==> flow/design.v <==
`timescale 1ns/1ps
module fir(
	input			clk_100k,
	input			rst_n,
	input 	signed [8:0]	samp_in,
	output 	signed [8:0]	fir_out	
);
wire	signed [15:0]	b[0:20];
reg	signed [8:0]	samp[0:20]; 
wire signed [24:0]	mult[0:20];
wire signed [33:0]	sum;
assign b[0] = 16'h0312;
assign b[1] = 16'h03F8;
assign b[2] = 16'h0694;
assign b[3] = 16'h0AAD;
assign b[4] = 16'h0FE6;
assign b[5] = 16'h15BC;
assign b[6] = 16'h1B9F;
assign b[7] = 16'h20F9;
assign b[8] = 16'h2539;
assign b[9] = 16'h27F6;
assign b[10] = 16'h28E9;
assign b[11] = 16'h27F6;
assign b[12] = 16'h2539;
assign b[13] = 16'h20F9;
assign b[14] = 16'h1B9F;
assign b[15] = 16'h15BC;
assign b[16] = 16'h0FE6;
assign b[17] = 16'h0AAD;
assign b[18] = 16'h0694;
assign b[19] = 16'h03F8;
assign b[20] = 16'h0312;
integer i;
always @(posedge clk_100k or negedge rst_n) begin
	if(!rst_n) begin
		for(i=20;i>=0;i=i-1)begin
			samp[i] <= 0;
		end
	end
	else begin  
		for(i=20;i>0;i=i-1)begin
			samp[i] <= samp[i-1];
		end
		samp[0] <= samp_in;
	end
end
genvar j;
for(j=0;j<=20;j=j+1)begin
	assign mult[j] = $signed(samp[j])*$signed(b[j]);
end
assign sum = mult[0]+mult[1]+mult[2]+mult[3]+mult[4]+mult[5]+mult[6]+mult[7]+mult[8]+mult[9]+mult[10]+mult[11]+mult[12]+mult[13]+mult[14]+mult[15]+mult[16]+mult[17]+mult[18]+mult[19]+mult[20];
assign fir_out = sum[24:16];
endmodule
Settings: LEC_CHECK=0, ABC_AREA=1, CAP_MARGIN=20, CELL_PAD_IN_SITES_GLOBAL_PLACEMENT=1, CORE_ASPECT_RATIO=0.84, CORE_MARGIN=2, CORE_UTILIZATION=72, CTS_CLUSTER_DIAMETER=217, CTS_CLUSTER_SIZE=74, GPL_ROUTABILITY_DRIVEN=1, MAX_ROUTING_LAYER=met4, MIN_ROUTING_LAYER=met1, PLACE_DENSITY_LB_ADDON=0.21, SETUP_SLACK_MARGIN=2.46, SLEW_MARGIN=30; clock period 12.7 ns.
run.sh (not shown) runs the stock make flow with config.mk's settings and CLKGATE_MAP_FILE=.
The baseline reached the layout checks and failed them: negative setup slack.
Edit:
Settings changed: CELL_PAD_IN_SITES_GLOBAL_PLACEMENT 1 to default, CORE_ASPECT_RATIO 0.84 to default, CTS_CLUSTER_DIAMETER 217 to default, CTS_CLUSTER_SIZE 74 to default, GPL_ROUTABILITY_DRIVEN 1 to default, MIN_ROUTING_LAYER met1 to default, PLACE_DENSITY_LB_ADDON 0.21 to 0.01, SETUP_SLACK_MARGIN 2.46 to 1.16, SLEW_MARGIN 30 to 20.
Clock period 12.7 ns to 4.5 ns, I/O delays scaled along.
=>
- The new run reached the layout checks and failed them: negative setup slack
- worst setup slack gets worse by 7.3 ns
- synthesized area is unchanged
- count of clock-buffer cells in the layout is lower by 2
- utilization grows by 2.7 points
- critical path depth fell by 3
- via count went up by 13%
Edit:
Settings changed: CTS_CLUSTER_DIAMETER from default to 223, PLACE_DENSITY_LB_ADDON 0.01 to default, SETUP_SLACK_MARGIN 1.16 to 1.29.
Clock period 4.5 ns to 13.1 ns, I/O delays scaled along.
=>
- The new run finished with negative setup slack left
- wire length is lower by about 21%
- setup slack gets better by 7.8 ns
- core utilization is lower by 3.1 points
- cell area is lower by 3.5%
- clock skew is lower by 0.0040 ns
- via count is lower by 12%
- sequential share of layout area is higher by 0.26 points
- global-route usage is lower by 9.2 points
- register-to-register slack gets better by 8.9 ns
Edit:
Settings changed: ABC_AREA 1 to default, CORE_UTILIZATION 72 to 40, CTS_CLUSTER_DIAMETER 223 to default, MAX_ROUTING_LAYER met4 to default, SETUP_SLACK_MARGIN 1.29 to default.
Clock period 13.1 ns to 16.0 ns, I/O delays scaled along.
The new run finished clean. Design area came out lower by 8.6%. Non-clock buffer count came out lower by 649. Die area came out higher by 76%. Synthesized area came out lower by 1.7%. Global-route usage came out lower by 24 points. Critical path depth came out lower by 2. Cell count came out lower by 3.8%.
